$ cat config.mk
export PLATFORM = sky130hd
export DESIGN_NAME = WorkingFinal
export DESIGN_NICKNAME = WorkingFinal
export VERILOG_FILES = /design/flow/design.v
export SDC_FILE = /design/flow/constraint.sdc
export NUM_CORES = 4
export LEC_CHECK = 0
export CAP_MARGIN = 20
export CORE_MARGIN = 2
export CORE_UTILIZATION = 40
export SLEW_MARGIN = 20
$ cat constraint.sdc
create_clock -name core_clock -period 38.5 [get_ports {clk}]
set_input_delay 7.7000 -clock core_clock [delete_from_list [all_inputs] [get_ports {clk}]]
set_output_delay 7.7000 -clock core_clock [all_outputs]
set_load 0.01 [all_outputs]
$ cat design.v
module DFF( input D ,input D1 ,output reg Q, input Write,input Write1, input Clk);
	always@(posedge Clk) 
	begin
	if(Write)
		begin
		Q<=D;
		end
	else if(Write1)
		begin
		Q<=D1;
		end
	else
		Q<=Q;
	end
endmodule
module Register(input[15:0] in_Reg,input[15:0] in_Reg1, output [15:0] out_Reg, input reg_Write,input reg_Write1, input Clk);
	DFF D0(in_Reg[0],in_Reg1[0],out_Reg[0],reg_Write,reg_Write1,Clk);
	DFF D1(in_Reg[1],in_Reg1[1],out_Reg[1],reg_Write,reg_Write1,Clk);
	DFF D2(in_Reg[2],in_Reg1[2],out_Reg[2],reg_Write,reg_Write1,Clk);
	DFF D3(in_Reg[3],in_Reg1[3],out_Reg[3],reg_Write,reg_Write1,Clk);
	DFF D4(in_Reg[4],in_Reg1[4],out_Reg[4],reg_Write,reg_Write1,Clk);
	DFF D5(in_Reg[5],in_Reg1[5],out_Reg[5],reg_Write,reg_Write1,Clk);
	DFF D6(in_Reg[6],in_Reg1[6],out_Reg[6],reg_Write,reg_Write1,Clk);
	DFF D7(in_Reg[7],in_Reg1[7],out_Reg[7],reg_Write,reg_Write1,Clk);
	DFF D8(in_Reg[8],in_Reg1[8],out_Reg[8],reg_Write,reg_Write1,Clk);
	DFF D9(in_Reg[9],in_Reg1[9],out_Reg[9],reg_Write,reg_Write1,Clk);
	DFF D10(in_Reg[10],in_Reg1[10],out_Reg[10],reg_Write,reg_Write1,Clk);
	DFF D11(in_Reg[11],in_Reg1[11],out_Reg[11],reg_Write,reg_Write1,Clk);
	DFF D12(in_Reg[12],in_Reg1[12],out_Reg[12],reg_Write,reg_Write1,Clk);
	DFF D13(in_Reg[13],in_Reg1[13],out_Reg[13],reg_Write,reg_Write1,Clk);
	DFF D14(in_Reg[14],in_Reg1[14],out_Reg[14],reg_Write,reg_Write1,Clk);
	DFF D15(in_Reg[15],in_Reg1[15],out_Reg[15],reg_Write,reg_Write1,Clk);
endmodule
module IRlt(input Clk, input [15:0] in_IR, input IR_Write, output [15:0] out_IR);
	Register IR(in_IR,16'd0,out_IR,IR_Write,1'b0,Clk);
endmodule
module Decoder3to8(DestReg, DecOut);
	input [2:0] DestReg;
	output reg [7:0] DecOut;
	always@(DestReg)
	casex(DestReg)
		3'b000: DecOut=8'b00000001;
		3'b001: DecOut=8'b00000010;
		3'b010: DecOut=8'b00000100;
		3'b011: DecOut=8'b00001000;
		3'b100: DecOut=8'b00010000;
		3'b101: DecOut=8'b00100000;
		3'b110: DecOut=8'b01000000;
		3'b111: DecOut=8'b10000000;
	endcase
endmodule
module Mux8to1(reg_Out1,reg_Out2,reg_Out3,reg_Out4,reg_Out5,reg_Out6,reg_Out7,reg_Out8,Bus,Src);
	input[15:0]reg_Out1,reg_Out2,reg_Out3,reg_Out4,reg_Out5,reg_Out6,reg_Out7,reg_Out8;
	input[2:0]Src;
	output reg [15:0]Bus;
	always@(reg_Out1,reg_Out2,reg_Out3,reg_Out4,reg_Out5,reg_Out6,reg_Out7,reg_Out8 ,Src)
	begin
	case(Src)
		3'b000:Bus=reg_Out1;
		3'b001:Bus=reg_Out2;
		3'b010:Bus=reg_Out3;
		3'b011:Bus=reg_Out4;
		3'b100:Bus=reg_Out5;
		3'b101:Bus=reg_Out6;
		3'b110:Bus=reg_Out7;
		3'b111:Bus=reg_Out8;
	endcase
	end
endmodule
module RegFile(SrcA, SrcB,SrcC, DestReg, WriteData,WriteData1, OutBusA, OutBusB,OutBusC,reg_Write,reg_Write1, Clk);
	input [2:0]SrcA, SrcB,SrcC, DestReg;
	input Clk,reg_Write,reg_Write1;
	input [15:0]WriteData,WriteData1;
	output[15:0]OutBusA, OutBusB,OutBusC;
	wire [7:0]DecOut,DecOut1,Array,Array1;
	wire [15:0]out_Reg1,out_Reg2,out_Reg3,out_Reg4,out_Reg5,out_Reg6,out_Reg7,out_Reg8;
	wire [2:0]out;
		Register R1(16'd1,WriteData1,out_Reg1,1'b1,1'b0,Clk);
		Register R2(16'd3,WriteData1,out_Reg2,1'b1,1'b0,Clk);
		Register R3(16'd4,WriteData1,out_Reg3,1'b1,1'b0,Clk);
		Register R4(16'd15,WriteData1,out_Reg4,1'b1,1'b0,Clk);
		Register R5(WriteData,WriteData1,out_Reg5,Array[4],Array1[4],Clk);
		Register R6(WriteData,WriteData1,out_Reg6,Array[5],Array1[5],Clk);
		Register R7(WriteData,WriteData1,out_Reg7,Array[6],Array1[6],Clk);
		Register R8(WriteData,WriteData1,out_Reg8,Array[7],Array1[7],Clk);
		Decoder3to8 dec(DestReg,DecOut);
		Decoder3to8 dec1(SrcA,DecOut1);
		and (Array1[0],DecOut1[0],reg_Write1);
		and (Array1[1],DecOut1[1],reg_Write1);
		and (Array1[2],DecOut1[2],reg_Write1);
		and (Array1[3],DecOut1[3],reg_Write1);
		and (Array1[4],DecOut1[4],reg_Write1);
		and (Array1[5],DecOut1[5],reg_Write1);
		and (Array1[6],DecOut1[6],reg_Write1);
		and (Array1[7],DecOut1[7],reg_Write1);
		and (Array[0],DecOut[0],reg_Write);
		and (Array[1],DecOut[1],reg_Write);
		and (Array[2],DecOut[2],reg_Write);
		and (Array[3],DecOut[3],reg_Write);
		and (Array[4],DecOut[4],reg_Write);
		and (Array[5],DecOut[5],reg_Write);
		and (Array[6],DecOut[6],reg_Write);
		and (Array[7],DecOut[7],reg_Write);
		Mux8to1 m(out_Reg1,out_Reg2,out_Reg3,out_Reg4,out_Reg5,out_Reg6,out_Reg7,out_Reg8,OutBusA,SrcA);
		Mux8to1 m1(out_Reg1,out_Reg2,out_Reg3,out_Reg4,out_Reg5,out_Reg6,out_Reg7,out_Reg8,OutBusB,SrcB);
		Mux8to1 m2(out_Reg1,out_Reg2,out_Reg3,out_Reg4,out_Reg5,out_Reg6,out_Reg7,out_Reg8,OutBusC,SrcC);
endmodule
module Mux2to1(input control, input[15:0] in0, input[15:0] in1, output reg[15:0] out);
always @ (in0 or in1 or control) begin
	case(control)
		1'b0: out=in0;
		1'b1: out=in1;
	endcase
end
endmodule
module Mux4to1(input[1:0] control, input[15:0] in0, input[15:0] in1, input[15:0] in2, input[15:0] in3, output reg[15:0] out);
always @ (control or in0 or in1 or in2 or in3) begin
	case(control)
		2'b00: out=in0;
		2'b01: out=in1;
		2'b10: out=in2;
		2'b11: out=in3;
	endcase
end
endmodule
module Mux4to1_3bit(input [2:0]Src1,input [2:0]Src2, input [1:0]index,output reg [2:0]out);
	always@(Src1,Src2,index)
	begin
	case(index)
		2'b00:out=Src1;
		2'b10:out=Src2;
		2'b01:out=Src1;
		2'b11:out=Src1;
endcase
end
endmodule
module Mux5to1(input[2:0] control, input[15:0] in0, input[15:0] in1, input[15:0] in2, input[15:0] in3, input[15:0] in4, output reg[15:0] out);
always @ (control or in0 or in1 or in2 or in3 or in4) begin
	case(control)
		3'b000: out=in0;
		3'b001: out=in1;
		3'b010: out=in2;
		3'b011: out=in3;
		3'b100: out=in4;
		default: out=0;
	endcase
end
endmodule
module Sext6b(input[5:0] in, output reg[15:0] out);
	always @ (in)
		out = {in[5],in[5],in[5],in[5],in[5],in[5],in[5],in[5],in[5],in[5],in[5],in};
endmodule
module Sext3b(input[2:0] in, output reg[15:0] out);
	always @ (in)
		out = {in[2],in[2],in[2],in[2],in[2],in[2],in[2],in[2],in[2],in[2],in[2],in[2],in[2],in};
endmodule
module Zext6b(input[5:0] in, output reg[15:0] out);
	always @ (in)
		out = {1'b0,1'b0,1'b0,1'b0,1'b0,1'b0,1'b0,1'b0,1'b0,1'b0,in};
endmodule
module shiftconcat (input[15:0] in1, input[11:0] in2, output reg[15:0] out);
reg[11:0] temp;
always @ (in1,in2) begin
	out = {in1[15:13],in2,1'b0};
end
endmodule 
module shift1 (input[15:0] in, output[15:0]  out);
	assign out=in<<1;
endmodule
module ALU(input[3:0] aluop, input[15:0] A, input[15:0] B, input[15:0] C, output reg [15:0] LO, output reg[15:0] HI, output reg NZ);
	wire[15:0] out1; wire[15:0] out2;
	always @ (aluop,A,B,C) begin
		HI=0;
		LO=0;
		NZ=0;
		case(aluop)
			4'b0000: LO=A+B+C;
			4'b0001: LO=A-B-C;
			4'b0010: LO=A+B-C;
			4'b0011: begin
						if (C==16'd0) begin
							LO=16'hffff;
							HI=B;
						end
						else begin
							LO=B/C; 
							HI=B%C;
						end
					 end
			4'b0100: LO=A+B+C;
			4'b0101: LO=A<<C;
			4'b0110: LO=A>>C;
			4'b0111: LO=$signed(A)>>>C;
			4'b1000: LO=C+A;
			4'b1001: LO=C+A;
			4'b1010: begin
						if (A!=B)
							NZ=1;
						end
			4'b1011: LO = A|C;
			4'b1100: LO = A+C; 
			4'b1101: LO = B+C;  
			4'b1111: LO = A+B;
			default: ;
		endcase
	end
endmodule
module ctrlckt(input clk,
input reset,
input [3:0] opcode,
output reg w1,
output reg w2,
output reg pcwritecond,
output reg pcwrite,
output reg iord,
output reg memread,
output reg memwrite,
output reg [1:0] memtoreg,
output reg irwrite,
output reg A,
output reg B,
output reg [2:0] C,
output reg [1:0] pcsource,
output reg [3:0] aluop,
output reg ccpcinit,
output reg [3:0]opcodereg,
output reg [2:0]curstate);
always@(posedge clk)
	begin
	if(reset) begin
		curstate<=3'b000;
		w1<=1'b0;
		w2<=1'b0;
		pcwritecond<=1'b0;
		pcwrite<=1'b0;
		iord<=1'b0;
		memread<=1'b0;
		memwrite<=1'b0;
		memtoreg<=2'b00;
		irwrite<=1'b0;
		A<=1'b0;
		B<=1'b0;
		C<=3'b000;
		pcsource<=2'b00;
		aluop<=4'b0000;
		ccpcinit<=1;
	end
	else begin
		ccpcinit<=0;
		if(curstate==3'b000)
			begin
			curstate<=3'b001;
			w1<=1'b0;
			w2<=1'b0;
			pcwritecond<=1'b0;
			pcwrite<=1'b1;
			iord<=1'b0;
			memread<=1'b1;
			memwrite<=1'b0;
			memtoreg<=2'b00;
			irwrite<=1'b1;
			A<=1'b0;
			B<=1'b0;
			C<=3'b000;
			pcsource<=2'b00;
			aluop<=4'b1111;  
		end
		else if(curstate==3'b001)
			begin
			opcodereg<=opcode;
			curstate<=3'b010;
			w1<=1'b0;
			w2<=1'b0;
			pcwritecond<=1'b0;
			pcwrite<=1'b0;
			iord<=1'b0;
			memread<=1'b0;
			memwrite<=1'b0;
			memtoreg<=2'b00;
			irwrite<=1'b0;
			A<=1'b0;
			B<=1'b0;
			C<=3'b001;
			pcsource<=2'b00;
			aluop<=4'b1100;  
		end
		else if(curstate==3'b010)
			begin
				if(opcode==4'b0000)
				begin
					curstate<=3'b011;
					w1<=1'b0;
					w2<=1'b0;
					pcwritecond<=1'b0;
					pcwrite<=1'b0;
					iord<=1'b0;
					memread<=1'b0;
					memwrite<=1'b0;
					memtoreg<=2'b00;
					irwrite<=1'b0;
					A<=1'b1;
					B<=1'b1;
					C<=3'b000;
					pcsource<=2'b00;
					aluop<=4'b0000;
				end
				else if(opcode==4'b0001)
				begin
					curstate<=3'b011;
					w1<=1'b0;
					w2<=1'b0;
					pcwritecond<=1'b0;
					pcwrite<=1'b0;
					iord<=1'b0;
					memread<=1'b0;
					memwrite<=1'b0;
					memtoreg<=2'b00;
					irwrite<=1'b0;
					A<=1'b1;
					B<=1'b1;
					C<=3'b000;
					pcsource<=2'b00;
					aluop<=4'b0001;
				end
				else if (opcode==4'b0010)
				begin
					curstate<=3'b011;
					w1<=1'b0;
					w2<=1'b0;
					pcwritecond<=1'b0;
					pcwrite<=1'b0;
					iord<=1'b0;
					memread<=1'b0;
					memwrite<=1'b0;
					memtoreg<=2'b00;
					irwrite<=1'b0;
					A<=1'b1;
					B<=1'b1;
					C<=3'b000;
					pcsource<=2'b00;
					aluop<=4'b0010;
				end
				else if (opcode==4'b0011)
				begin
					curstate<=3'b011;
					w1<=1'b0;
					w2<=1'b0;
					pcwritecond<=1'b0;
					pcwrite<=1'b0;
					iord<=1'b0;
					memread<=1'b0;
					memwrite<=1'b0;
					memtoreg<=2'b00;
					irwrite<=1'b0;
					A<=1'b1;
					B<=1'b1;
					C<=3'b000;
					pcsource<=2'b00;
					aluop<=4'b0011;
				end
				else if(opcode == 4'b0100)
				begin
					curstate<=3'b011;
					w1<=1'b0;
					w2<=1'b0;
					pcwritecond<=1'b0;
					pcwrite<=1'b0;
					iord<=1'b0;
					memread<=1'b0;
					memwrite<=1'b0;
					memtoreg<=2'b00;
					irwrite<=1'b0;
					A<=1'b1;
					B<=1'b1;
					C<=3'b011;
					pcsource<=2'b00;
					aluop<=4'b0100;
				end
				else if(opcode==4'b0101)
				begin
					curstate<=3'b011;
					w1<=1'b0;
					w2<=1'b0;
					pcwritecond<=1'b0;
					pcwrite<=1'b0;
					iord<=1'b0;
					memread<=1'b0;
					memwrite<=1'b0;
					memtoreg<=2'b00;
					irwrite<=1'b0;
					A<=1'b1;
					B<=1'b1;
					C<=3'b011;
					pcsource<=2'b00;
					aluop<=4'b0101;
				end
				else if (opcode==4'b0110)
				begin
					curstate<=3'b011;
					w1<=1'b0;
					w2<=1'b0;
					pcwritecond<=1'b0;
					pcwrite<=1'b0;
					iord<=1'b0;
					memread<=1'b0;
					memwrite<=1'b0;
					memtoreg<=2'b00;
					irwrite<=1'b0;
					A<=1'b1;
					B<=1'b1;
					C<=3'b011;
					pcsource<=2'b00;
					aluop<=4'b0110;
				end
				else if (opcode == 4'b0111)
				begin
					curstate<=3'b011;
					w1<=1'b0;
					w2<=1'b0;
					pcwritecond<=1'b0;
					pcwrite<=1'b0;
					iord<=1'b0;
					memread<=1'b0;
					memwrite<=1'b0;
					memtoreg<=2'b00;
					irwrite<=1'b0;
					A<=1'b1;
					B<=1'b1;
					C<=3'b011;
					pcsource<=2'b00;
					aluop<=4'b0111;
				end
				else if (opcode==4'b1000)
				begin
					curstate<=3'b011;
					w1<=1'b0;
					w2<=1'b0;
					pcwritecond<=1'b0;
					pcwrite<=1'b0;
					iord<=1'b0;
					memread<=1'b0;
					memwrite<=1'b0;
					memtoreg<=2'b00;
					irwrite<=1'b0;
					A<=1'b1;
					B<=1'b0;
					C<=3'b010;
					pcsource<=2'b00;
					aluop<=4'b1000;
				end
				else if(opcode==4'b1001)
				begin
					curstate<=3'b011;
					w1<=1'b0;
					w2<=1'b0;
					pcwritecond<=1'b0;
					pcwrite<=1'b0;
					iord<=1'b0;
					memread<=1'b0;
					memwrite<=1'b0;
					memtoreg<=2'b00;
					irwrite<=1'b0;
					A<=1'b1;
					B<=1'b0;
					C<=3'b010;
					pcsource<=2'b00;
					aluop<=4'b1001;
				end
				else if (opcode==4'b1010)
				begin
					curstate<=3'b000;
					w1<=1'b0;
					w2<=1'b0;
					pcwritecond<=1'b1;
					pcwrite<=1'b0;
					iord<=1'b0;
					memread<=1'b0;
					memwrite<=1'b0;
					memtoreg<=2'b00;
					irwrite<=1'b0;
					A<=1'b1;
					B<=1'b1;
					C<=3'b010;
					pcsource<=2'b10;
					aluop<=4'b1010;
				end
				else if(opcode==4'b1011)
				begin
					curstate<=3'b011;
					w1<=1'b0;
					w2<=1'b0;
					pcwritecond<=1'b0;
					pcwrite<=1'b0;
					iord<=1'b0;
					memread<=1'b0;
					memwrite<=1'b0;
					memtoreg<=2'b00;
					irwrite<=1'b0;
					A<=1'b1;
					B<=1'b0;
					C<=3'b100;
					pcsource<=2'b00;
					aluop<=4'b1011;
				end
				else if(opcode==4'b1100)
				begin
					curstate<=3'b000;
					w1<=1'b0;
					w2<=1'b0;
					pcwritecond<=1'b0;
					pcwrite<=1'b1;
					iord<=1'b0;
					memread<=1'b0;
					memwrite<=1'b0;
					memtoreg<=2'b00;
					irwrite<=1'b0;
					A<=1'b1;
					B<=1'b0;
					C<=3'b010;
					pcsource<=2'b01;
					aluop<=4'b1100;
				end
				else if(opcode == 4'b1101)
				begin
					curstate<=3'b000;
					w1<=1'b1;
					w2<=1'b0;
					pcwritecond<=1'b0;
					pcwrite<=1'b1;
					iord<=1'b0;
					memread<=1'b0;
					memwrite<=1'b0;
					memtoreg<=2'b10;
					irwrite<=1'b0;
					A<=1'b1;
					B<=1'b0;
					C<=3'b010;
					pcsource<=2'b00;
					aluop<=4'b1100;
				end		
			end
		else if (curstate==3'b011)	
			begin
				if(opcode==4'b0000)
				begin
					curstate<=3'b000;
					w1<=1'b1;
					w2<=1'b0;
					pcwritecond<=1'b0;
					pcwrite<=1'b0;
					iord<=1'b0;
					memread<=1'b0;
					memwrite<=1'b0;
					memtoreg<=2'b01;
					irwrite<=1'b0;
					A<=1'b0;
					B<=1'b0;
					C<=3'b000;
					pcsource<=2'b00;
					aluop<=4'b1110;
				end	
				else if (opcode==4'b0001)
				begin
					curstate<=3'b000;
					w1<=1'b1;
					w2<=1'b0;
					pcwritecond<=1'b0;
					pcwrite<=1'b0;
					iord<=1'b0;
					memread<=1'b0;
					memwrite<=1'b0;
					memtoreg<=2'b01;
					irwrite<=1'b0;
					A<=1'b0;
					B<=1'b0;
					C<=3'b000;
					pcsource<=2'b00;
					aluop<=4'b1110;
				end
				else if(opcode == 4'b0010)
				begin
					curstate<=3'b000;
					w1<=1'b1;
					w2<=1'b0;
					pcwritecond<=1'b0;
					pcwrite<=1'b0;
					iord<=1'b0;
					memread<=1'b0;
					memwrite<=1'b0;
					memtoreg<=2'b01;
					irwrite<=1'b0;
					A<=1'b0;
					B<=1'b0;
					C<=3'b000;
					pcsource<=2'b00;
					aluop<=4'b1110;
				end
				else if(opcode==4'b0011)
				begin
					curstate<=3'b000;
					w1<=1'b1;
					w2<=1'b1;
					pcwritecond<=1'b0;
					pcwrite<=1'b0;
					iord<=1'b0;
					memread<=1'b0;
					memwrite<=1'b0;
					memtoreg<=2'b01;
					irwrite<=1'b0;
					A<=1'b0;
					B<=1'b0;
					C<=3'b000;
					pcsource<=2'b00;
					aluop<=4'b1110;
				end
				else if(opcode==4'b0100)
				begin
					curstate<=3'b000;
					w1<=1'b1;
					w2<=1'b0;
					pcwritecond<=1'b0;
					pcwrite<=1'b0;
					iord<=1'b0;
					memread<=1'b0;
					memwrite<=1'b0;
					memtoreg<=2'b01;
					irwrite<=1'b0;
					A<=1'b1;
					B<=1'b0;
					C<=3'b100;
					pcsource<=2'b00;
					aluop<=4'b1110;
				end
				else if(opcode==4'b0101)
				begin
					curstate<=3'b000;
					w1<=1'b1;
					w2<=1'b0;
					pcwritecond<=1'b0;
					pcwrite<=1'b0;
					iord<=1'b0;
					memread<=1'b0;
					memwrite<=1'b0;
					memtoreg<=2'b01;
					irwrite<=1'b0;
					A<=1'b1;
					B<=1'b0;
					C<=3'b100;
					pcsource<=2'b00;
					aluop<=4'b1110;
				end
				else if(opcode==4'b0110)
				begin
					curstate<=3'b000;
					w1<=1'b1;
					w2<=1'b0;
					pcwritecond<=1'b0;
					pcwrite<=1'b0;
					iord<=1'b0;
					memread<=1'b0;
					memwrite<=1'b0;
					memtoreg<=2'b01;
					irwrite<=1'b0;
					A<=1'b1;
					B<=1'b0;
					C<=3'b100;
					pcsource<=2'b00;
					aluop<=4'b1110;
				end
				else if(opcode==4'b0111)
				begin
					curstate<=3'b000;
					w1<=1'b1;
					w2<=1'b0;
					pcwritecond<=1'b0;
					pcwrite<=1'b0;
					iord<=1'b0;
					memread<=1'b0;
					memwrite<=1'b0;
					memtoreg<=2'b01;
					irwrite<=1'b0;
					A<=1'b1;
					B<=1'b0;
					C<=3'b100;
					pcsource<=2'b00;
					aluop<=4'b1110;
				end
				else if(opcode==4'b1000)
				begin
					curstate<=3'b100;
					w1<=1'b0;
					w2<=1'b0;
					pcwritecond<=1'b0;
					pcwrite<=1'b0;
					iord<=1'b1;
					memread<=1'b1;
					memwrite<=1'b0;
					memtoreg<=2'b00;
					irwrite<=1'b0;
					A<=1'b0;
					B<=1'b0;
					C<=3'b100;
					pcsource<=2'b00;
					aluop<=4'b1110;
				end
				else if(opcode==4'b1001)
				begin
					curstate<=3'b000;
					w1<=1'b0;
					w2<=1'b0;
					pcwritecond<=1'b0;
					pcwrite<=1'b0;
					iord<=1'b1;
					memread<=1'b0;
					memwrite<=1'b1;
					memtoreg<=2'b00;
					irwrite<=1'b0;
					A<=1'b1;
					B<=1'b0;
					C<=3'b100;
					pcsource<=2'b00;
					aluop<=4'b1110;
					opcodereg<=opcode;
				end
				else if(opcode==4'b1011)
				begin
					curstate<=3'b000;
					w1<=1'b1;
					w2<=1'b0;
					pcwritecond<=1'b0;
					pcwrite<=1'b0;
					iord<=1'b0;
					memread<=1'b0;
					memwrite<=1'b0;
					memtoreg<=2'b01;
					irwrite<=1'b0;
					A<=1'b0;
					B<=1'b0;
					C<=3'b000;
					pcsource<=2'b00;
					aluop<=4'b1110;
				end
			end
		else if (curstate==3'b100) begin
			if(opcode==4'b1000)
			begin
				curstate<=3'b000;
				w1<=1'b1;
				w2<=1'b0;
				pcwritecond<=1'b0;
				pcwrite<=1'b0;
				iord<=1'b0;
				memread<=1'b0;
				memwrite<=1'b0;
				memtoreg<=2'b00;
				irwrite<=1'b0;
				A<=1'b0;
				B<=1'b0;
				C<=3'b000;
				pcsource<=2'b00;
				aluop<=4'b1110;
			end	
		end
	end	
end
endmodule
module WorkingFinal(input clk, input reset, input wire[15:0] mem_rdata, output wire[15:0] mem_addr, output wire[15:0] mem_wdata, output wire mem_we, output wire halt);
	wire[15:0] MemOut, IRout, AluOutLo, AluOutHi, ALUInA, ALUInB, ALUInC, PCin, PCout, MemAddr, OutBusB, DMRout, RegWD1;
	wire ccpcwrite, ccirwrite, ccA, ccB, ccw1;
	wire[2:0] ccC, RFinB, curstate;
	wire[3:0] opcodereg, ccaluop;
	wire[15:0] LOout,Bout, RegWD2,OutBusA,OutBusC,Aout,Cout,PCSrcIn1,AluSrcCIn1,AluSrcCIn2,AluSrcCIn3,AluSrcCIn4;
	wire wNZ, wire1, PCwrite1,ccw2,ccpcwritecond,cciord,ccmemread,ccmemwrite,ccpcinit;
	wire[1:0] ccpcsource,ccmemtoreg;
	ctrlckt  cc (clk,reset,IRout[15:12],ccw1,ccw2,ccpcwritecond,ccpcwrite,cciord,ccmemread,ccmemwrite,ccmemtoreg,ccirwrite,ccA,ccB,ccC,ccpcsource,ccaluop,ccpcinit,opcodereg,curstate);
	and(wire1,ccpcwritecond,wNZ);
	or(PCwrite1,wire1,ccpcwrite);
	Register PC (PCin,16'd0,PCout,PCwrite1,ccpcinit,clk);
	Mux2to1 IorD (cciord,PCout,LOout,MemAddr);
	assign mem_addr = MemAddr;
	assign mem_wdata = Bout;
	assign mem_we = ccmemwrite;
	assign MemOut = mem_rdata;
	assign halt = (curstate == 3'b010) && (IRout[15:13] == 3'b111);
	IRlt ir1(clk,MemOut,ccirwrite,IRout);
	Register DMR(MemOut,16'd0,DMRout,1'b1,1'b0,clk);
	Mux4to1 MemToReg(ccmemtoreg,DMRout,LOout,PCout,16'd1,RegWD1);
	Mux4to1_3bit m4to13bit (IRout[5:3],IRout[11:9],IRout[15:14],RFinB);
	RegFile rfile1 (IRout[8:6],RFinB,IRout[2:0],IRout[11:9],RegWD1,RegWD2,OutBusA,OutBusB,OutBusC,ccw1,ccw2,clk);
	Register RegAluSrcA(OutBusA,16'd0,Aout,1'b1,1'b0,clk);
	Register RegAluSrcB(OutBusB,16'd0,Bout,1'b1,1'b0,clk);
	Register RegAluSrcC(OutBusC,16'd0,Cout,1'b1,1'b0,clk);
	shiftconcat conc (PCout,IRout[11:0],PCSrcIn1);
	Sext6b s6b (IRout[5:0], AluSrcCIn2);
	shift1 sh1 (AluSrcCIn2,AluSrcCIn1);
	Sext3b s3b (IRout[2:0], AluSrcCIn3);
	Zext6b z6b (IRout[5:0],AluSrcCIn4);
	Mux2to1 AluSrcA(ccA, PCout, Aout, ALUInA);
	Mux2to1 AluSrcB(ccB, 16'd2, Bout,ALUInB);
	Mux5to1 AluSrcC(ccC, Cout, AluSrcCIn1, AluSrcCIn2, AluSrcCIn3, AluSrcCIn4, ALUInC);
	ALU alu (ccaluop, ALUInA,ALUInB,ALUInC, AluOutLo,AluOutHi,wNZ);
	Register HI(AluOutHi,16'd0,RegWD2,1'b1,ccpcinit,clk);
	Register LO(AluOutLo,16'd0,LOout,1'b1,ccpcinit,clk);
	Mux4to1 PCSrc (ccpcsource,AluOutLo,PCSrcIn1,LOout,16'd1,PCin);
endmodule
$ cat run.sh
#!/bin/bash
# the make line also repeats each setting of config.mk as NAME=value (left out here)
make -C /OpenROAD-flow-scripts/flow DESIGN_CONFIG=/design/flow/config.mk WORK_HOME=/design/flow/orfs CLKGATE_MAP_FILE= finish
==> notes.md, run 1 <==
yosys + openroad results -> run status complete, no violations, worst setup path end HI.D8.Q, clk buf depth 3, CP Max Fanout 22, Buf/Inv on CP 5, Crit-path slowest cell o21ai_1, area leader, netlist edfxtp_1, WL/cell 26.6 microns, via count 24500, Distinct cells, synth 98, CTS Hold Buffers Added 0, YS warnings 13, final wirelength 99600 microns, GRT Total Usage 31.7%, hold path startpoint cc.curstate[1], TritonCTS clock tree built, fill cell count 5837, Critical Path Max Stage Delay 840 ps, initial antenna violation count 4, H-tree level count 1, Top-area cell share 12.1%, Detailed Place HPWL 77000 microns, Multiplexer share 6.66%, Die Y 248 microns, RR Endpoint HI.D8.Q, tool warning count 30, clock latency (worst-skew pair) 550 ps, Synth Instances 2990, endpoint type of the worst setup path flip-flop, final slew viol count 0, Avg Inst Size Synth 7.94 sq um, Initial Util 40.3%, 1st-pass router iterations 6, Routed Antenna Nets 0, type of origin of the critical path flip-flop, most used cell, CP ha_1, Min-Delay Path Class flip-flop to flip-flop, post-synthesis sequential area ratio 24.1%, final hold vios 0, vias in the first global route 22900, relative slew slack 26.9%, Area Overhead vs Synth 8.77%, R2R setup slack 4110 ps, post-CTS resize count 0, Finished Core Util 43.9%, Worst Hold Slack 454 ps, Seq cells post-synth 238, Setup crit start cc.C[2], Worst Hold Depth 2, Root Driver clkbuf_16, clock skew 24.5 ps, CP top delay family AND-OR/OR-AND gates, Die W 248 microns, EDFF count, synth 96, Synth top cells by count a21oi_1 (288), nor2_1 (280), nand2_1 (272), full die area 61400 sq um, async set or reset register ratio after synthesis 0%, first-pass GRT wire length 147000 microns, Final #Nets 3196, post-DR vias/cell 6.53, Max Freq 0.0291 GHz, Most used DFF post-synth dfxtp_1, RSZ-0062 raised after global routing no, # Cells Yosys 2990, Floorplan Nets 3225, total gr overflow 0, port bufs 51, Max-Cap Viols 0, yosys xor share 4.39%, largest net degree at the start of global routing 39, Worst R2R Path Depth 120, clk sinks 238, I/O pin cnt 52, Iter 0 DRT Violations 3092, clock transition at the registers of the reported paths 70 ps, Adder Area Share 12.0%, Worst path depth 120, Post CTS Setup Buffer Count 0, routability cong. 1.02, Yosys top cell by instances a21oi_1, fin crit share 89.3%, Syn Std Cell Area 23800 sq um, DRC errors left 0, setup TNS 0 ps, Hold Path Sink cc.curstate[1], Arr. time, crit path 34820 ps, TritonCTS buffer count 23, main logic family after synthesis AND-OR/OR-AND gates, synth top area cells edfxtp_1 (12%), dfxtp_1 (12%), ha_1 (10%), Final Setup Violations 0, pin slew with the least headroom to its limit 1070 ps, Final min period 34390 ps, Worst Path Required 38930 ps, Yosys chip area 23800 sq um, cell row count 89, Reg-to-Reg Start cc.C[2], Setup Crit Path Kind flip-flop to flip-flop, simple share 20.0%, Compound Share, Synth 28.0%, Core Region 58900 sq um
[through the flow]
stage	instance area [sq um]	worst slack [ps]	instances
after floorplan	23800	9850	2990
after global placement	25100	5350	3708
after detailed placement	25100	4540	3709
after CTS	25800	4370	3751
after global routing	25800	1380	3751
final	25800	4110	3752
[metal layers]
layer,vias up,track usage [%],part of all wire [%]
met5,-,0,0
met4,0,12.4,4.6
met3,219,4.14,8.4
met2,1304,51.5,45
met1,11800,42.8,42
li1,11100,-,-
[final cells by class]
cell class	count	area (sq um)	area share (%)
Sequential cell	238	5730	22.2
Timing Repair Buffer	114	987	3.82
Clock buffer	27	601	2.32
Multi-Input combinational cell	2465	17000	65.7
Inverter	119	447	1.73
Tap cell	773	967	3.74
Antenna cell	1	2.50	0.00969
Clock inverter	15	144	0.557
==> run 2, diff against run 1 <==
Settings changed: ABC_AREA set to 1, CORE_UTILIZATION 40 to 72, CTS_CLUSTER_DIAMETER set to 229, MAX_ROUTING_LAYER set to met4, PLACE_DENSITY_LB_ADDON set to 0.2, TNS_END_PERCENT set to 5.
Clock period 38.5 ns to 17.0 ns, I/O delays scaled along.
==> notes.md, run 2 <==
yosys + openroad results -> run status aborted with a tool error, Failed at 4_1_cts, Error [ERROR DPL-0038] Utilization greater than 100%, impossible to legalize, Most used DFF post-synth dfxtp_1, Avg Inst Size Synth 6.80 sq um (-14%), I/O pin cnt 52 (unchanged), Yosys top cell by instances nand2_1, Core Region 30700 sq um (-48%), Multiplexer share 0.0442% (-6.6 points), full die area 32900 sq um (-46%), Distinct cells, synth 70 (-29%), port bufs 51 (unchanged), Syn Std Cell Area 22600 sq um (-4.7%), Synth Instances 3329 (+11%), Yosys chip area 22600 sq um (-4.7%), Adder Area Share 12.6% (+0.60 points), # Cells Yosys 3329 (+11%), Detailed Place HPWL 76100 microns (-1.2%), post-synthesis sequential area ratio 25.3% (+1.2 points), yosys xor share 3.17% (-1.2 points), Top-area cell share 13.1% (+0.95 points), Synth top cells by count nand2_1 (789), inv_1 (462), o21ai_0 (322), Area after DPL 27200 sq um (+8.6%), EDFF count, synth 96 (unchanged), pre-CTS setup slack -10430 ps (-14980 ps), routability cong. 1.33 (+30%), Die W 181 microns (-27%), async set or reset register ratio after synthesis 0% (unchanged), Compound Share, Synth 21.0% (-7.0 points), cell row count 64 (-28%), Initial Util 73.6% (+33 points), main logic family after synthesis simple AND/OR/NAND/NOR gates, Floorplan Nets 3564 (+11%), area leader, netlist nand2_1, Seq cells post-synth 238 (unchanged), synth top area cells nand2_1 (13%), edfxtp_1 (13%), dfxtp_1 (13%), Die Y 181 microns (-27%), YS warnings 13 (unchanged), simple share 27.5% (+7.6 points)
==> run 2: metrics by stage <==
step	util [%]	std cells	hold slack, ps	TNS, ps
detailed placement	88.6	4185	446	-229580
global placement	88.6	4185	430	-160210
floorplan	-	3329	419	-161740
==> run 3, diff against run 2 <==
Settings changed: ABC_AREA 1 to 0, CAP_MARGIN 20 to 5, CELL_PAD_IN_SITES_DETAIL_PLACEMENT set to 2, CORE_MARGIN 2 to 6, CORE_UTILIZATION 72 to 40, CTS_CLUSTER_DIAMETER 229 to unset, CTS_CLUSTER_SIZE set to 22, MIN_ROUTING_LAYER set to met1, PLACE_DENSITY_LB_ADDON 0.2 to unset, SETUP_SLACK_MARGIN set to 0.75, SLEW_MARGIN 20 to 35, TNS_END_PERCENT 5 to 25.
Clock period 17.0 ns to 17.2 ns, I/O delays scaled along.
==> notes.md, run 3 <==
yosys + openroad results -> Die W 256 microns (+41%), Core Region 58100 sq um (+89%), post-synthesis sequential area ratio 24.1% (-1.2 points), YS warnings 13 (unchanged), Failed at 4_1_cts, Adder Area Share 12.0% (-0.60 points), Multiplexer share 6.66% (+6.6 points), Syn Std Cell Area 23800 sq um (+5.0%), Error [ERROR DPL-0033] detailed placement checks failed during check placement., Area after DPL 30000 sq um (+10%), Synth top cells by count a21oi_1 (288), nor2_1 (280), nand2_1 (272), area leader, netlist edfxtp_1, DP Cell Count 4275 (+2.2%), Synth Instances 2990 (-10%), run status aborted with a tool error, main logic family after synthesis AND-OR/OR-AND gates, # Cells Yosys 2990 (-10%), EDFF count, synth 96 (unchanged), async set or reset register ratio after synthesis 0% (unchanged), yosys xor share 4.39% (+1.2 points), Top-area cell share 12.1% (-0.95 points), Yosys chip area 23800 sq um (+5.0%), I/O pin cnt 52 (unchanged), Floorplan Nets 3225 (-9.5%), routability cong. 1.04 (-22%), Most used DFF post-synth dfxtp_1, cell row count 88 (+38%), Seq cells post-synth 238 (unchanged), full die area 65400 sq um (+99%), synth top area cells edfxtp_1 (12%), dfxtp_1 (12%), ha_1 (10%), port bufs 51 (unchanged), Compound Share, Synth 28.0% (+7.0 points), Avg Inst Size Synth 7.94 sq um (+17%), Detailed Place HPWL 132000 microns (+74%), Die Y 256 microns (+41%), Initial Util 40.9% (-33 points), simple share 20.0% (-7.6 points), Distinct cells, synth 98 (+40%), Yosys top cell by instances a21oi_1
run 3: per-stage QoR:
step	worst slack, ps	hold slack (ps)
2_1_floorplan	-7590	426
3_3_place_gp	-8800	434
3_5_place_dp	-12530	448
==> run 4, diff against run 3 <==
Settings changed: ABC_AREA 0 to unset, CAP_MARGIN 5 to 20, CELL_PAD_IN_SITES_DETAIL_PLACEMENT 2 to unset, CORE_MARGIN 6 to 2, CORE_UTILIZATION 40 to 72, CTS_CLUSTER_SIZE 22 to unset, MAX_ROUTING_LAYER met4 to unset, MIN_ROUTING_LAYER met1 to unset, SETUP_SLACK_MARGIN 0.75 to unset, SLEW_MARGIN 35 to 20, TNS_END_PERCENT 25 to unset.
Clock period 17.2 ns to 20.7 ns, I/O delays scaled along.
==> notes.md, run 4 <==
yosys + openroad results -> run status aborted with a tool error, Failed at 5_1_grt, Error [ERROR GRT-0116] Global routing finished with congestion. Check the congestion regions in the DRC Viewer., Seq cells post-synth 238 (unchanged), Syn Std Cell Area 23800 sq um (unchanged), routability cong. 1.31 (+26%), Floorplan Nets 3225 (unchanged), Initial Util 73.0% (+32 points), I/O pin cnt 52 (unchanged), Adder Area Share 12.0% (unchanged), async set or reset register ratio after synthesis 0% (unchanged), CTS Hold Buffers Added 0, H-tree level count 1, Distinct cells, synth 98 (unchanged), Top-area cell share 12.1% (unchanged), clk buf depth 3, Avg Inst Size Synth 7.94 sq um (unchanged), main logic family after synthesis AND-OR/OR-AND gates, Yosys chip area 23800 sq um (unchanged), port bufs 51 (unchanged), simple share 20.0% (unchanged), total gr overflow 1088, Detailed Place HPWL 80100 microns (-40%), cell row count 66 (-25%), YS warnings 13 (unchanged), GRT Total Usage 92.5%, Die Y 186 microns (-27%), full die area 34500 sq um (-47%), area leader, netlist edfxtp_1, Compound Share, Synth 28.0% (unchanged), # Cells Yosys 2990 (unchanged), Synth Instances 2990 (unchanged), Multiplexer share 6.66% (unchanged), post-synthesis sequential area ratio 24.1% (unchanged), Core Region 32500 sq um (-44%), Synth top cells by count a21oi_1 (288), nor2_1 (280), nand2_1 (272), clk sinks 238, TritonCTS buffer count 22, Most used DFF post-synth dfxtp_1, synth top area cells edfxtp_1 (12%), dfxtp_1 (12%), ha_1 (10%), Yosys top cell by instances a21oi_1, Area after DPL 29000 sq um (-3.4%), EDFF count, synth 96 (unchanged), Die W 186 microns (-27%), yosys xor share 4.39% (unchanged), Root Driver clkbuf_16
## run 4: what timing repair did
item	4_1_cts
pin swaps	57
gates resized	101
setup endpoints to repair	24
setup buffers	38
## run 4: metal layers
metal | global-route usage [%] | overflow
met5 | 60.6 | 11
met4 | 101 | 347
met3 | 80.0 | 58
met2 | 106 | 609
met1 | 88.4 | 63
## run 4: per-stage QoR
step           setup WS (ps)  cells  hold slack (ps)  setup TNS, ps
3_5_place_dp           -6030   3873              458        -114110
2_1_floorplan          -4090   2990              426         -76580
3_3_place_gp           -4750   3871              433         -85880
4_1_cts                -5120   3950              485         -98020
==> run 5, diff against run 4 <==
Settings changed: ABC_AREA set to 1, CORE_UTILIZATION 72 to 70, CTS_CLUSTER_DIAMETER set to 319, CTS_CLUSTER_SIZE set to 37, HOLD_SLACK_MARGIN set to 0.3, SETUP_SLACK_MARGIN set to -1.28.
Clock period 20.7 ns to 23.6 ns, I/O delays scaled along.
==> notes.md, run 5 <==
yosys + openroad results -> main logic family after synthesis simple AND/OR/NAND/NOR gates, synth top area cells nand2_1 (13%), edfxtp_1 (13%), dfxtp_1 (13%), Synth top cells by count nand2_1 (789), inv_1 (462), o21ai_0 (322), EDFF count, synth 96 (unchanged), port bufs 51 (unchanged), YS warnings 13 (unchanged), Die W 184 microns (-0.98%), Core Region 31700 sq um (-2.5%), Yosys chip area 22600 sq um (-4.7%), Detailed Place HPWL 69200 microns (-14%), Multiplexer share 0.0442% (-6.6 points), clk sinks 238 (unchanged), Avg Inst Size Synth 6.80 sq um (-14%), H-tree level count 1 (unchanged), async set or reset register ratio after synthesis 0% (unchanged), TritonCTS buffer count 10 (-55%), Failed at 5_1_grt, routability cong. 1.19 (-9.1%), Initial Util 71.4% (-1.7 points), GRT Total Usage 98.9%, Syn Std Cell Area 22600 sq um (-4.7%), pre-CTS setup slack -3500 ps (+2520 ps), DP Cell Count 4169 (+7.6%), total gr overflow 2107, Floorplan Nets 3564 (+11%), Distinct cells, synth 70 (-29%), area leader, netlist nand2_1, Compound Share, Synth 21.0% (-7.0 points), Die Y 184 microns (-0.98%), Top-area cell share 13.1% (+0.95 points), full die area 33800 sq um (-2.0%), Adder Area Share 12.6% (+0.60 points), # Cells Yosys 3329 (+11%), Area after DPL 27000 sq um (-6.9%), Error [ERROR GRT-0116] Global routing finished with congestion. Check the congestion regions in the DRC Viewer., yosys xor share 3.17% (-1.2 points), Root Driver clkbuf_16, Synth Instances 3329 (+11%), I/O pin cnt 52 (unchanged), simple share 27.5% (+7.6 points), run status aborted with a tool error, Seq cells post-synth 238 (unchanged), clk buf depth 3 (unchanged), cell row count 65 (-1.5%), post-synthesis sequential area ratio 25.3% (+1.2 points), Most used DFF post-synth dfxtp_1, Yosys top cell by instances nand2_1
run 5: metal layers:
metal / track usage, % / overflow
met4: 107 / 445
met5: 77.3 / 31
met1: 91.0 / 176
met2: 118 / 1289
met3: 84.0 / 166
run 5: timing repair:
action	in CTS
hold endpoints to repair	0
pin swaps	175
resized	200
setup buffers	317
gates cloned	5
setup endpoints to repair	20
hold buffers	0
==> run 6, diff against run 5 <==
Settings changed: ABC_AREA 1 to 0, CAP_MARGIN 20 to 0, CORE_ASPECT_RATIO set to 1.29, CORE_UTILIZATION 70 to 69, CTS_CLUSTER_DIAMETER 319 to unset, CTS_CLUSTER_SIZE 37 to 31, HOLD_SLACK_MARGIN 0.3 to unset, MAX_ROUTING_LAYER set to met5, MIN_ROUTING_LAYER set to met1, PLACE_DENSITY set to 0.39, SETUP_SLACK_MARGIN -1.28 to 1.21.
Clock period 23.6 ns to 17.3 ns, I/O delays scaled along.
==> notes.md, run 6 <==
yosys + openroad results -> Synth Instances 2990 (-10%), CTS Hold Buffers Added 0 (unchanged), clk sinks 238 (unchanged), Initial Util 69.6% (-1.7 points), EDFF count, synth 96 (unchanged), # Cells Yosys 2990 (-10%), Yosys chip area 23800 sq um (+5.0%), routability cong. 1.27 (+6.5%), yosys xor share 4.39% (+1.2 points), Floorplan Nets 3225 (-9.5%), Yosys top cell by instances a21oi_1, H-tree level count 1 (unchanged), Die Y 215 microns (+17%), Syn Std Cell Area 23800 sq um (+5.0%), Failed at 5_1_grt, Error [ERROR GRT-0116] Global routing finished with congestion. Check the congestion regions in the DRC Viewer., synth top area cells edfxtp_1 (12%), dfxtp_1 (12%), ha_1 (10%), Multiplexer share 6.66% (+6.6 points), simple share 20.0% (-7.6 points), Synth top cells by count a21oi_1 (288), nor2_1 (280), nand2_1 (272), full die area 35900 sq um (+6.4%), clk buf depth 3 (unchanged), Detailed Place HPWL 77900 microns (+12%), Distinct cells, synth 98 (+40%), Most used DFF post-synth dfxtp_1, port bufs 51 (unchanged), Compound Share, Synth 28.0% (+7.0 points), Avg Inst Size Synth 7.94 sq um (+17%), TritonCTS buffer count 23 (+13), GRT Total Usage 93.0%, Core Region 34100 sq um (+7.5%), I/O pin cnt 52 (unchanged), Area after DPL 29400 sq um (+8.9%), DP Cell Count 3924 (-5.9%), Die W 167 microns (-8.9%), pre-CTS setup slack -9030 ps (-5520 ps), Adder Area Share 12.0% (-0.60 points), Seq cells post-synth 238 (unchanged), YS warnings 13 (unchanged), Top-area cell share 12.1% (-0.95 points), cell row count 77 (+18%), Root Driver clkbuf_16, post-synthesis sequential area ratio 24.1% (-1.2 points), run status aborted with a tool error, main logic family after synthesis AND-OR/OR-AND gates, async set or reset register ratio after synthesis 0% (unchanged), total gr overflow 1552, area leader, netlist edfxtp_1
run 6: repair_timing:
| action | CTS |
|---|---|
| gates cloned | 2 |
| setup endpoints to repair | 28 |
| gates resized | 249 |
| buffers inserted | 126 |
| pin swaps | 152 |
run 6: metrics by stage:
step                hold WS (ps)
global placement             433
CTS                          459
floorplan                    426
detailed placement           451
run 6: routing by layer:
layer  GRT usage [%]  overflow
met3            76.8        18
met5            39.1         2
met4             101       392
met2             113      1110
met1            87.7        30
==> run 7, diff against run 6 <==
Settings changed: ABC_AREA 0 to 1, CAP_MARGIN 0 to 20, CORE_ASPECT_RATIO 1.29 to unset, CORE_UTILIZATION 69 to 52, CTS_CLUSTER_SIZE 31 to 100, MAX_ROUTING_LAYER met5 to unset, MIN_ROUTING_LAYER met1 to unset, PLACE_DENSITY 0.39 to unset, SETUP_SLACK_MARGIN 1.21 to unset.
Clock period 17.3 ns to 16.5 ns, I/O delays scaled along.
==> notes.md, run 7 <==
yosys + openroad results -> clk buf depth 3 (unchanged), main logic family after synthesis simple AND/OR/NAND/NOR gates, CTS Hold Buffers Added 0 (unchanged), H-tree level count 1 (unchanged), Yosys top cell by instances nand2_1, Initial Util 52.7% (-17 points), YS warnings 13 (unchanged), Area after DPL 27800 sq um (-5.7%), clk sinks 238 (unchanged), routability cong. 1.12 (-12%), Most used DFF post-synth dfxtp_1, Core Region 43000 sq um (+26%), synth top area cells nand2_1 (13%), edfxtp_1 (13%), dfxtp_1 (13%), Root Driver clkbuf_16, async set or reset register ratio after synthesis 0% (unchanged), Die W 213 microns (+27%), Error [ERROR GRT-0232] Routing congestion too high. Check the congestion heatmap in the GUI., Synth Instances 3329 (+11%), Seq cells post-synth 238 (unchanged), DP Cell Count 4379 (+12%), # Cells Yosys 3329 (+11%), Compound Share, Synth 21.0% (-7.0 points), Top-area cell share 13.1% (+0.95 points), TritonCTS buffer count 20 (-13%), Avg Inst Size Synth 6.80 sq um (-14%), Floorplan Nets 3564 (+11%), Syn Std Cell Area 22600 sq um (-4.7%), run status aborted with a tool error, simple share 27.5% (+7.6 points), Failed at 5_1_grt, area leader, netlist nand2_1, Distinct cells, synth 70 (-29%), port bufs 51 (unchanged), yosys xor share 3.17% (-1.2 points), I/O pin cnt 52 (unchanged), cell row count 76 (-1.3%), EDFF count, synth 96 (unchanged), GRT Total Usage 84.6%, Multiplexer share 0.0442% (-6.6 points), Synth top cells by count nand2_1 (789), inv_1 (462), o21ai_0 (322), Detailed Place HPWL 75600 microns (-2.9%), total gr overflow 617, full die area 45200 sq um (+26%), Die Y 213 microns (-0.98%), Adder Area Share 12.6% (+0.60 points), Yosys chip area 22600 sq um (-4.7%), post-synthesis sequential area ratio 25.3% (+1.2 points)
run 7: layer usage:
| layer | track usage [%] | overflow |
|---|---|---|
| met1 | 85.0 | 65 |
| met2 | 97.1 | 330 |
| met3 | 74.1 | 89 |
| met4 | 79.9 | 126 |
| met5 | 56.5 | 7 |
run 7: what timing repair did:
item / CTS
hold endpoints to repair: 0
endpoints found under the setup margin: 27
buffers inserted: 292
resized: 166
gates cloned: 1
pin swaps: 118
run 7: metrics by stage:
stage,hold slack [ps],setup slack (ps)
after floorplan,419,-8090
after global placement,431,-8300
after detailed placement,439,-9690
after CTS,455,-8700
==> run 8, diff against run 7 <==
Settings changed: ABC_AREA 1 to unset, CAP_MARGIN 20 to 15, CELL_PAD_IN_SITES_DETAIL_PLACEMENT set to 1, CELL_PAD_IN_SITES_GLOBAL_PLACEMENT set to 2, CORE_UTILIZATION 52 to 40, CTS_CLUSTER_SIZE 100 to unset, PLACE_DENSITY_LB_ADDON set to 0.02, SLEW_MARGIN 20 to 0.
Clock period 16.5 ns to 30.0 ns, I/O delays scaled along.
==> notes.md, run 8 <==
yosys + openroad results -> Core Region 58900 sq um (+37%), met2 Usage GRT 57.9%, fin crit share 95.1%, hold path startpoint cc.aluop[5], TritonCTS clock tree built, Multiplexer share 6.66% (+6.6 points), TritonCTS buffer count 24 (+20%), Max Freq 0.0351 GHz, via count 24800, Detailed Place HPWL 87300 microns (+15%), 1st-pass router iterations 5, H-tree level count 1 (unchanged), async set or reset register ratio after synthesis 0% (unchanged), Hold Path Sink cc.aluop[5], Root Driver clkbuf_16, Synth top cells by count a21oi_1 (288), nor2_1 (280), nand2_1 (272), Crit-path slowest cell or4b_2, Top-area cell share 12.1% (-0.95 points), Compound Share, Synth 28.0% (+7.0 points), Most Crowded Layer GR met2, Avg Inst Size Synth 7.94 sq um (+17%), final wirelength 112000 microns, Distinct cells, synth 98 (+40%), Adder Area Share 12.0% (-0.60 points), R2R setup slack 1470 ps, Buf/Inv on CP 11, Floorplan Nets 3225 (-9.5%), fill cell count 7058, Setup crit start cc.C[2], clock skew 15.0 ps, clock latency (worst-skew pair) 530 ps, Die Y 248 microns (+16%), post-synthesis sequential area ratio 24.1% (-1.2 points), yosys xor share 4.39% (+1.2 points), Area Overhead vs Synth 12.5%, synth top area cells edfxtp_1 (12%), dfxtp_1 (12%), ha_1 (10%), clock transition at the registers of the reported paths 60 ps, Final Setup Violations 0, clk sinks 238 (unchanged), first-pass GRT wire length 164000 microns, Worst path depth 122, largest net degree at the start of global routing 39, Post-Layout Cell Count 3815, Reg-to-Reg Start cc.C[2], Initial Util 40.3% (-12 points), Synth Instances 2990 (-10%), WL/cell 29.2 microns, Min-Delay Path Class flip-flop to flip-flop, Seq cells post-synth 238 (unchanged), Most used DFF post-synth dfxtp_1, vias in the first global route 24700, Arr. time, crit path 28860 ps, GR Util met3 5.30%, Die W 248 microns (+16%), YS warnings 13 (unchanged), port bufs 51 (unchanged), Finished Core Util 45.4%, initial antenna violation count 8, Critical Path Max Stage Delay 670 ps, main logic family after synthesis AND-OR/OR-AND gates, total gr overflow 0, full die area 61400 sq um (+36%), Setup Crit Path Kind flip-flop to flip-flop, Syn Std Cell Area 23800 sq um (+5.0%), Final min period 28530 ps, CP Max Fanout 18, Worst Hold Depth 1, final hold vios 0, Iter 0 DRT Violations 1932, # Cells Yosys 2990 (-10%), simple share 20.0% (-7.6 points), endpoint type of the worst setup path flip-flop, Final #Nets 3255, run status complete, no violations, Worst R2R Path Depth 122, relative slew slack 23.1%, Worst Path Required 30330 ps, most used cell, CP ha_1, met1 Use GR 48.2%, Yosys chip area 23800 sq um (+5.0%), type of origin of the critical path flip-flop, pin slew with the least headroom to its limit 1120 ps, Multi-input gate area 17300 sq um, routability cong. 0.965 (-14%), worst setup path end HI.D7.Q, RR Endpoint HI.D7.Q, I/O pin cnt 52 (unchanged), cell row count 89 (+17%), tool warning count 30, GRT Total Usage 35.7%, Yosys top cell by instances a21oi_1, DP Cell Count 3745 (-14%), Routed Antenna Nets 0, area leader, netlist edfxtp_1, clk buf depth 3 (unchanged), final slew viol count 0, EDFF count, synth 96 (unchanged), CP top delay family AND-OR/OR-AND gates, Max-Cap Viols 0, CTS Hold Buffers Added 0 (unchanged), post-DR vias/cell 6.49, register area 5730 sq um, DRC errors left 0
==> run 8: repair_timing <==
item / in CTS / in global routing
endpoints found under the setup margin: 18 / 20
resized: 16 / 68
setup buffers: 2 / 19
endpoints found under the hold margin: 0 / 0
pin swaps: 1 / 16
==> run 8: final cells by class <==
type	count	share of cell area, %
clock inverters	15	0.721
multi-input cells	2465	64.7
clock buffers	29	2.43
repair buffers	172	5.41
well taps	773	3.62
inverters	119	1.67
diodes	4	0.0374
flip-flops and latches	238	21.4
==> run 8: per-stage QoR <==
| step | worst slack (ps) | hold slack (ps) | cell area [sq um] | TNS [ps] |
|---|---|---|---|---|
| 2_1_floorplan | 1350 | 426 | 23800 | 0 |
| 3_3_place_gp | -439 | 438 | 25400 | -2410 |
| 3_5_place_dp | -810 | 446 | 25400 | -9100 |
| 4_1_cts | 9.27 | 461 | 26300 | 0 |
| 5_1_grt | -81.9 | 490 | 26700 | -278 |
| 6_report | 1470 | 458 | 26700 | 0 |
==> run 8: metal layers <==
metal | vias to the layer above | routed length (microns) | share of wire [%]
met5 | - | 11 | 0.0099
met4 | 2 | 4550 | 4.1
met3 | 177 | 7050 | 6.3
met2 | 871 | 50500 | 45
met1 | 12400 | 49500 | 44
li1 | 11300 | - | -
==> run 9, diff against run 8 <==
Settings changed: ABC_AREA set to 1, CAP_MARGIN 15 to 20, CELL_PAD_IN_SITES_DETAIL_PLACEMENT 1 to unset, CELL_PAD_IN_SITES_GLOBAL_PLACEMENT 2 to unset, CORE_UTILIZATION 40 to 71, CTS_CLUSTER_DIAMETER set to 385, CTS_CLUSTER_SIZE set to 98, PLACE_DENSITY_LB_ADDON 0.02 to unset, SLEW_MARGIN 0 to 20.
Clock period 30.0 ns to 17.8 ns, I/O delays scaled along.
==> notes.md, run 9 <==
yosys + openroad results -> run status aborted with a tool error, Failed at 4_1_cts, Error [ERROR DPL-0033] detailed placement checks failed during check placement., port bufs 51 (unchanged), yosys xor share 3.17% (-1.2 points), YS warnings 13 (unchanged), Area after DPL 27600 sq um (+8.8%), cell row count 65 (-27%), Floorplan Nets 3564 (+11%), Synth top cells by count nand2_1 (789), inv_1 (462), o21ai_0 (322), Detailed Place HPWL 72500 microns (-17%), routability cong. 1.24 (+29%), Yosys top cell by instances nand2_1, full die area 33300 sq um (-46%), Seq cells post-synth 238 (unchanged), Core Region 31500 sq um (-47%), async set or reset register ratio after synthesis 0% (unchanged), simple share 27.5% (+7.6 points), Adder Area Share 12.6% (+0.60 points), Avg Inst Size Synth 6.80 sq um (-14%), I/O pin cnt 52 (unchanged), Most used DFF post-synth dfxtp_1, Initial Util 71.9% (+32 points), # Cells Yosys 3329 (+11%), post-synthesis sequential area ratio 25.3% (+1.2 points), Syn Std Cell Area 22600 sq um (-4.7%), area leader, netlist nand2_1, Die W 183 microns (-26%), Compound Share, Synth 21.0% (-7.0 points), Die Y 183 microns (-26%), main logic family after synthesis simple AND/OR/NAND/NOR gates, Synth Instances 3329 (+11%), Multiplexer share 0.0442% (-6.6 points), synth top area cells nand2_1 (13%), edfxtp_1 (13%), dfxtp_1 (13%), EDFF count, synth 96 (unchanged), Distinct cells, synth 70 (-29%), Top-area cell share 13.1% (+0.95 points), Yosys chip area 22600 sq um (-4.7%)
-- run 9: stage by stage --
step	hold slack, ps	cells	setup WS [ps]	TNS (ps)
after detailed placement	442	4210	-8970	-187290
after floorplan	419	3329	-6790	-133550
after global placement	434	4210	-6900	-140330
==> run 10, diff against run 9 <==
Settings changed: CORE_UTILIZATION 71 to 69, CTS_CLUSTER_DIAMETER 385 to 229, CTS_CLUSTER_SIZE 98 to 44, HOLD_SLACK_MARGIN set to -0.1, MAX_ROUTING_LAYER set to met4, PLACE_DENSITY set to 0.62, TNS_END_PERCENT set to 5.
Clock period 17.8 ns to 17.5 ns, I/O delays scaled along.
==> notes.md, run 10 <==
yosys + openroad results -> run status aborted with a tool error, Failed at 5_1_grt, Error [ERROR GRT-0116] Global routing finished with congestion. Check the congestion regions in the DRC Viewer., # Cells Yosys 3329 (unchanged), full die area 34300 sq um (+2.8%), Die Y 185 microns (+1.4%), TritonCTS buffer count 9, YS warnings 13 (unchanged), Detailed Place HPWL 68600 microns (-5.4%), simple share 27.5% (unchanged), yosys xor share 3.17% (unchanged), cell row count 66 (+1.5%), DP Cell Count 4231 (+0.50%), Initial Util 69.7% (-2.2 points), Avg Inst Size Synth 6.80 sq um (unchanged), total gr overflow 11, Most used DFF post-synth dfxtp_1, Top-area cell share 13.1% (unchanged), Floorplan Nets 3564 (unchanged), Adder Area Share 12.6% (unchanged), area leader, netlist nand2_1, Syn Std Cell Area 22600 sq um (unchanged), routability cong. 1.33 (+6.9%), port bufs 51 (unchanged), CTS Hold Buffers Added 0, Synth top cells by count nand2_1 (789), inv_1 (462), o21ai_0 (322), async set or reset register ratio after synthesis 0% (unchanged), Multiplexer share 0.0442% (unchanged), Synth Instances 3329 (unchanged), clk sinks 238, Root Driver clkbuf_16, post-synthesis sequential area ratio 25.3% (unchanged), Area after DPL 27300 sq um (-0.92%), main logic family after synthesis simple AND/OR/NAND/NOR gates, synth top area cells nand2_1 (13%), edfxtp_1 (13%), dfxtp_1 (13%), Core Region 32500 sq um (+3.1%), Yosys chip area 22600 sq um (unchanged), GRT Total Usage 75.0%, clk buf depth 3, EDFF count, synth 96 (unchanged), Yosys top cell by instances nand2_1, H-tree level count 1, I/O pin cnt 52 (unchanged), Compound Share, Synth 21.0% (unchanged), Die W 185 microns (+1.4%), Distinct cells, synth 70 (unchanged), Seq cells post-synth 238 (unchanged)
run 10: metal layers:
metal	global-route usage [%]	GRT overflow
met1	74.9	0
met2	90.1	7
met3	59.7	0
met4	68.3	4
met5	-	-
run 10: per-stage QoR:
stage	worst slack [ps]	hold WS, ps
floorplan	-7340	419
global placement	-7560	429
detailed placement	-9410	442
CTS	-8380	470
run 10: timing repair:
item                                    CTS
pin swaps                               123
endpoints found under the setup margin   26
buffers inserted                        101
cloned                                    2
resized                                 120
==> run 11, diff against run 10 <==
Settings changed: CAP_MARGIN 20 to 10, CELL_PAD_IN_SITES_DETAIL_PLACEMENT set to 0, CELL_PAD_IN_SITES_GLOBAL_PLACEMENT set to 1, CORE_ASPECT_RATIO set to 1.39, CORE_MARGIN 2 to 3, CORE_UTILIZATION 69 to 17, CTS_CLUSTER_DIAMETER 229 to unset, CTS_CLUSTER_SIZE 44 to 52, GPL_ROUTABILITY_DRIVEN set to 1, HOLD_SLACK_MARGIN -0.1 to 0.05, MIN_ROUTING_LAYER set to met2, PLACE_DENSITY 0.62 to unset, PLACE_DENSITY_LB_ADDON set to 0.23, TNS_END_PERCENT 5 to unset.
Clock period 17.5 ns to 28.0 ns, I/O delays scaled along.
==> notes.md, run 11 <==
yosys + openroad results -> Die W 315 microns (+70%), Most used DFF post-synth dfxtp_1, most used cell, CP nand2_2, GRT Total Usage 29.6%, Yosys chip area 22600 sq um (unchanged), final wirelength 133000 microns, Max-Cap Viols 0, run status complete, no violations, Reg-to-Reg Start ir1.IR.D5.Q, routability cong. 1.02 (-23%), total gr overflow 0, H-tree level count 1 (unchanged), Worst Path Required 28420 ps, Multiplexer share 0.0442% (unchanged), async set or reset register ratio after synthesis 0% (unchanged), I/O pin cnt 52 (unchanged), area leader, netlist nand2_1, Syn Std Cell Area 22600 sq um (unchanged), via count 34400, clock latency (worst-skew pair) 560 ps, Arr. time, crit path 26690 ps, CTS Hold Buffers Added 0 (unchanged), YS warnings 13 (unchanged), Die Y 436 microns (+140%), simple share 27.5% (unchanged), type of origin of the critical path flip-flop, relative slew slack 22.4%, cell row count 157 (+140%), Area Overhead vs Synth 28.7%, 1st-pass router iterations 12, initial antenna violation count 12, tool warning count 31, Synth top cells by count nand2_1 (789), inv_1 (462), o21ai_0 (322), Hold Path Sink cc.pcwritecond, full die area 138000 sq um (+300%), fin crit share 93.9%, Yosys top cell by instances nand2_1, Floorplan Nets 3564 (unchanged), clk buf depth 3 (unchanged), main logic family after synthesis simple AND/OR/NAND/NOR gates, Setup Crit Path Kind flip-flop to flip-flop, first-pass GRT wire length 182000 microns, Final min period 26280 ps, GR Util met3 36.1%, Iter 0 DRT Violations 6927, port bufs 51 (unchanged), post-DR vias/cell 6.44, Worst Hold Depth 2, endpoint type of the worst setup path flip-flop, Avg Inst Size Synth 6.80 sq um (unchanged), met1 Use GR 0%, Critical Path Max Stage Delay 540 ps, Routed Antenna Nets 0, Area after DPL 26000 sq um (-4.9%), TritonCTS clock tree built, Most Crowded Layer GR met2, Compound Share, Synth 21.0% (unchanged), hold path startpoint cc.pcwritecond, EDFF count, synth 96 (unchanged), Adder Area Share 12.6% (unchanged), TritonCTS buffer count 23 (+14), Worst Hold Slack 450 ps, WL/cell 25.0 microns, Core Region 132000 sq um (+310%), Synth Instances 3329 (unchanged), yosys xor share 3.17% (unchanged), Top-area cell share 13.1% (unchanged), synth top area cells nand2_1 (13%), edfxtp_1 (13%), dfxtp_1 (13%), pre-CTS setup slack -555 ps (+8860 ps), Final Setup Violations 0, Design Area, Final 29100 sq um, Max Freq 0.0381 GHz, vias in the first global route 35900, met2 Usage GRT 36.6%, Distinct cells, synth 70 (unchanged), final hold vios 0, R2R setup slack 1720 ps, Worst path depth 239, Seq cells post-synth 238 (unchanged), Root Driver clkbuf_16, post-synthesis sequential area ratio 25.3% (unchanged), Setup crit start ir1.IR.D5.Q, CP Max Fanout 14, Buf/Inv on CP 21, pin slew with the least headroom to its limit 1150 ps, clock transition at the registers of the reported paths 80 ps, clk sinks 238 (unchanged), RR Endpoint HI.D2.Q, # Cells Yosys 3329 (unchanged), PnR worst setup slack 1720 ps, Crit-path slowest cell edfxtp_1, Min-Delay Path Class flip-flop to flip-flop, Final #Nets 3773, CP top delay family simple AND/OR/NAND/NOR gates, largest net degree at the start of global routing 37, final slew viol count 0, Initial Util 17.1% (-53 points), Worst R2R Path Depth 239, DRC errors left 0, clock skew 21.1 ps, worst setup path end HI.D2.Q, Detailed Place HPWL 99700 microns (+45%)
[run 11: what timing repair did]
action | CTS | global route
pin swaps | 1 | 182
buffers inserted | 1 | 87
endpoints found under the hold margin | 0 | 0
gates resized | 11 | 338
cloned | 0 | 3
setup endpoints to repair | 18 | 20
[run 11: layout make-up]
class,count,area [sq um]
tap,1749,2190
multi-input combinational,2499,16100
clock inverter,8,67.6
timing repair buffer,290,2440
fill,15000,103000
inverter,484,1830
sequential,238,5730
timing repair inverter,2,11.3
clock buffer,33,664
antenna,36,90.1
[run 11: layer usage]
metal | vias up | routed length, microns
li1 | 11600 | -
met1 | 11600 | 0
met2 | 10100 | 69300
met3 | 1067 | 51000
met4 | 0 | 13000
met5 | - | 0
[run 11: metrics by stage]
| stage | util, % | setup TNS (ps) | cells |
|---|---|---|---|
| 6_report | 22.1 | 0 | 5339 |
| 5_1_grt | 22.1 | -2540 | 5335 |
| 4_1_cts | 20.3 | 0 | 5206 |
| 3_5_place_dp | 19.7 | -6770 | 5164 |
| 3_3_place_gp | 19.7 | -1000 | 5164 |
| 2_1_floorplan | - | 0 | 3329 |
